==> inputs of run G <==
==> flow/design.v <==
module Decoder_Unit (
    input [1 : 0] DEC_ALU_FUNC,
    output reg DEC_Arith_Enable, DEC_Logic_Enable, DEC_CMP_Enable, DEC_Shift_Enable
);
always @(*) begin
    DEC_Arith_Enable = 1'b0;
    DEC_Logic_Enable = 1'b0;
    DEC_CMP_Enable   = 1'b0;
    DEC_Shift_Enable = 1'b0;
    case (DEC_ALU_FUNC)
        2'b00: DEC_Arith_Enable = 1'b1;
        2'b01: DEC_Logic_Enable = 1'b1;
        2'b10: DEC_CMP_Enable   = 1'b1;
        2'b11: DEC_Shift_Enable = 1'b1;
        default: begin
            DEC_Arith_Enable = 1'b0;
            DEC_Logic_Enable = 1'b0;
            DEC_CMP_Enable   = 1'b0;
            DEC_Shift_Enable = 1'b0; 
    end
    endcase
end
endmodule
module Arithmetic_Unit #(
    parameter A_WIDTH = 16,
    parameter B_WIDTH = 16
) (
    input clk,rst,
    input [A_WIDTH - 1 : 0] A,
    input [B_WIDTH - 1 : 0] B,
    input [1 : 0] Arith_ALU_FUNC,
    input Arith_Enable,
    output reg [A_WIDTH + B_WIDTH - 1 : 0] Arith_OUT,
    output reg Carry_OUT, Arith_Flag       
);
reg [A_WIDTH + B_WIDTH - 1 : 0] ADD_Signal;
always @(posedge clk or negedge rst) begin
    if(!rst) begin 
        Arith_OUT  <=  'b0;
        Carry_OUT  <= 1'b0; 
        Arith_Flag <= 1'b0; 
end
else begin
    Arith_Flag <= Arith_Enable;
    if(Arith_Enable) begin
        case (Arith_ALU_FUNC)
            2'b00: begin
                if (A_WIDTH >= B_WIDTH) begin
                    Arith_OUT <= A + B;
                    {Carry_OUT,ADD_Signal[A_WIDTH - 1 : 0]} <= A + B;
                end
                else begin
                    Arith_OUT <= A + B;
                    {Carry_OUT,ADD_Signal[B_WIDTH - 1 : 0]} <= A + B;
                end
            end
            2'b01: Arith_OUT <= A - B;
            2'b10: Arith_OUT <= A * B;
            2'b11: Arith_OUT <= (B == 0) ? 'b0 : A / B;
            default: begin
                Arith_OUT <=  'b0;
                Carry_OUT <= 1'b0; 
            end
        endcase 
    end
  end
end
endmodule
module Logic_Unit #(
    parameter A_WIDTH = 16,
    parameter B_WIDTH = 16
) (
    input clk,rst,
    input [A_WIDTH - 1 : 0] A,
    input [B_WIDTH - 1 : 0] B,
    input [1 : 0] Logic_ALU_FUNC,
    input Logic_Enable,
    output reg [A_WIDTH + B_WIDTH - 1 : 0] Logic_OUT,
    output reg Logic_Flag       
);
always @(posedge clk or negedge rst) begin
    if(!rst) begin
    Logic_OUT  <= 16'b0;
    Logic_Flag <= 1'b0;
end
else begin
    Logic_Flag <= Logic_Enable;
    if(Logic_Enable) begin
        case (Logic_ALU_FUNC)
            2'b00: Logic_OUT <=   A & B; 
            2'b01: Logic_OUT <=   A | B;
            2'b10: Logic_OUT <= ~(A & B);
            2'b11: Logic_OUT <= ~(A | B);
            default: begin
                Logic_OUT <= 16'b0;
            end
        endcase
    end
  end
end
endmodule
module CMP_Unit #(
    parameter A_WIDTH = 16,
    parameter B_WIDTH = 16
) (
    input clk,rst,
    input [A_WIDTH - 1 : 0] A,
    input [B_WIDTH - 1 : 0] B,    
    input [1 : 0] CMP_ALU_FUNC,
    input CMP_Enable,
    output reg [A_WIDTH + B_WIDTH - 1 : 0] CMP_OUT,
    output reg CMP_Flag       
);
always @(posedge clk or negedge rst) begin
    if(!rst) begin
       CMP_OUT  <= 16'b0;
       CMP_Flag <= 1'b0;
    end
    else begin
    CMP_Flag <= CMP_Enable;    
    if(CMP_Enable) begin
        case (CMP_ALU_FUNC)
            2'b00: CMP_OUT <= 16'b0; 
            2'b01: begin
                if( A == B)
                CMP_OUT <= 16'b1;
                else
                CMP_OUT <= 16'b0;
            end
            2'b10:begin
                if( A > B)
                CMP_OUT <= 16'b10;
                else
                CMP_OUT <= 16'b0;
            end
            2'b11:begin
                if( A < B)
                CMP_OUT <= 16'b11;
                else
                CMP_OUT <= 16'b0;
            end
            default: begin
                CMP_OUT <= 16'b0;
            end
        endcase
    end
  end
end
endmodule
module Shift_Unit #(
    parameter A_WIDTH = 16,
    parameter B_WIDTH = 16
) (
    input clk,rst,
    input [A_WIDTH - 1 : 0] A,
    input [B_WIDTH - 1 : 0] B,
    input [1 : 0] Shift_ALU_FUNC,
    input Shift_Enable,
    output reg [A_WIDTH + B_WIDTH - 1 : 0] Shift_OUT,
    output reg Shift_Flag       
);
always @(posedge clk or negedge rst) begin
  if(!rst) begin
    Shift_OUT  <= 16'b0;
    Shift_Flag <= 1'b0;
end
else begin
    Shift_Flag <= Shift_Enable;
    if(Shift_Enable) begin
        case (Shift_ALU_FUNC)
            2'b00: Shift_OUT <= A >> 1; 
            2'b01: Shift_OUT <= A << 1;
            2'b10: Shift_OUT <= B >> 1;
            2'b11: Shift_OUT <= B << 1;
            default: begin
                Shift_OUT <= 16'b0;
            end
        endcase
    end
  end
end
endmodule
module alu_top #(
    parameter A_WIDTH_TOP = 16,
    parameter B_WIDTH_TOP = 16
) (
    input   CLK,rst,
    input   [3 : 0] ALU_FUNC,
    input   [A_WIDTH_TOP - 1 : 0] A,
    input   [B_WIDTH_TOP - 1 : 0] B,
    output  [A_WIDTH_TOP + B_WIDTH_TOP - 1 : 0] Arith_OUT, Logic_OUT, CMP_OUT,Shift_OUT,
    output  Carry_OUT, Arith_Flag, Logic_Flag, CMP_Flag, Shift_Flag
);
wire Arith_EN, Logic_EN, CMP_EN, Shift_EN;
Decoder_Unit U0 (
    .DEC_ALU_FUNC(ALU_FUNC[3 : 2]),
    .DEC_Arith_Enable(Arith_EN),
    .DEC_Logic_Enable(Logic_EN),
    .DEC_CMP_Enable  (CMP_EN),
    .DEC_Shift_Enable(Shift_EN)
);
Arithmetic_Unit #(.A_WIDTH(A_WIDTH_TOP), .B_WIDTH(B_WIDTH_TOP)) U1 (
    .clk(CLK),
    .rst(rst),
    .A(A),
    .B(B),
    .Arith_ALU_FUNC(ALU_FUNC[1 : 0]),
    .Arith_Enable(Arith_EN),
    .Arith_OUT(Arith_OUT),
    .Carry_OUT(Carry_OUT),
    .Arith_Flag(Arith_Flag)
);
Logic_Unit #(.A_WIDTH(A_WIDTH_TOP), .B_WIDTH(B_WIDTH_TOP)) U2 (
    .clk(CLK),
    .rst(rst),
    .A(A),
    .B(B),
    .Logic_ALU_FUNC(ALU_FUNC[1 : 0]),
    .Logic_Enable(Logic_EN),
    .Logic_OUT(Logic_OUT),
    .Logic_Flag(Logic_Flag)
);
CMP_Unit #(.A_WIDTH(A_WIDTH_TOP), .B_WIDTH(B_WIDTH_TOP)) U3 (
    .clk(CLK),
    .rst(rst),
    .A(A),
    .B(B),
    .CMP_ALU_FUNC(ALU_FUNC[1 : 0]),
    .CMP_Enable(CMP_EN),
    .CMP_OUT(CMP_OUT),
    .CMP_Flag(CMP_Flag)
);
Shift_Unit #(.A_WIDTH(A_WIDTH_TOP), .B_WIDTH(B_WIDTH_TOP)) U4 (
    .clk(CLK),
    .rst(rst),
    .A(A),
    .B(B),
    .Shift_ALU_FUNC(ALU_FUNC[1 : 0]),
    .Shift_Enable(Shift_EN),
    .Shift_OUT(Shift_OUT),
    .Shift_Flag(Shift_Flag)
);
endmodule
==> flow/run.sh <==
#!/bin/bash
# the make line also repeats each setting of config.mk as NAME=value (left out here)
make -C /OpenROAD-flow-scripts/flow DESIGN_CONFIG=/design/flow/config.mk WORK_HOME=/design/flow/orfs CLKGATE_MAP_FILE= finish
==> flow/config.mk <==
export PLATFORM = sky130hd
export DESIGN_NAME = alu_top
export DESIGN_NICKNAME = alu_top
export VERILOG_FILES = /design/flow/design.v
export SDC_FILE = /design/flow/constraint.sdc
export NUM_CORES = 4
export LEC_CHECK = 0
export CAP_MARGIN = 20
export CORE_ASPECT_RATIO = 1.36
export CORE_MARGIN = 8
export CORE_UTILIZATION = 40
export GPL_TIMING_DRIVEN = 0
export HOLD_SLACK_MARGIN = 0.02
export MAX_ROUTING_LAYER = met4
export MIN_ROUTING_LAYER = met2
export SLEW_MARGIN = 20
export TNS_END_PERCENT = 15
==> flow/constraint.sdc <==
create_clock -name core_clock -period 178.0 [get_ports {CLK}]
set_input_delay 35.6000 -clock core_clock [delete_from_list [all_inputs] [get_ports {CLK}]]
set_output_delay 35.6000 -clock core_clock [all_outputs]
set_load 0.01 [all_outputs]
==> run H (differences from run G) <==
==> flow/config.mk (replaced) <==
export PLATFORM = sky130hd
export DESIGN_NAME = alu_top
export DESIGN_NICKNAME = alu_top
export VERILOG_FILES = /design/flow/design.v
export SDC_FILE = /design/flow/constraint.sdc
export NUM_CORES = 4
export LEC_CHECK = 0
export ABC_AREA = 1
export CAP_MARGIN = 20
export CORE_MARGIN = 2
export CORE_UTILIZATION = 40
export CTS_CLUSTER_DIAMETER = 258
export CTS_CLUSTER_SIZE = 98
export PLACE_DENSITY_LB_ADDON = 0.01
export SLEW_MARGIN = 20
export TNS_END_PERCENT = 5
==> flow/constraint.sdc (replaced) <==
create_clock -name core_clock -period 130.0 [get_ports {CLK}]
set_input_delay 26.0000 -clock core_clock [delete_from_list [all_inputs] [get_ports {CLK}]]
set_output_delay 26.0000 -clock core_clock [all_outputs]
set_load 0.01 [all_outputs]
==> qor summary <==
metric	run G	run H
Crit. Startpoint	B[1]	A[1]
Non-CTS inverters	338	1011
Hold wc startpoint	U4.Shift_OUT[11]$_DFFE_PN0P_	U4.Shift_OUT[5]$_DFFE_PN0P_
Via density per instance	8.233	5.079
Detailed Routing Iterations Pass 1	13	5
Xor/xnor cell area share of the yosys netlist	0.06304	0.06849
Outcome	finished clean	finished clean
Count of input and output buffers	124	125
FP Rows	128	111
Slowest stage cell on the critical path	o21ai_1	a211oi_1
Routed length on met1	0 um	61190 um
Endpoint of the worst register-to-register path	U1.Arith_OUT[0]$_DFFE_PN0P_	U1.Arith_OUT[9]$_DFFE_PN0P_
Vias in the first global route	52.93k	34.44k
Horizontal die size	273.5 um	309.0 um
Fraction of area in registers	0.04603	0.04591
Total met3 wirelength after detailed routing	50390 um	5251 um
Count of inserted tapcells	1170	1243
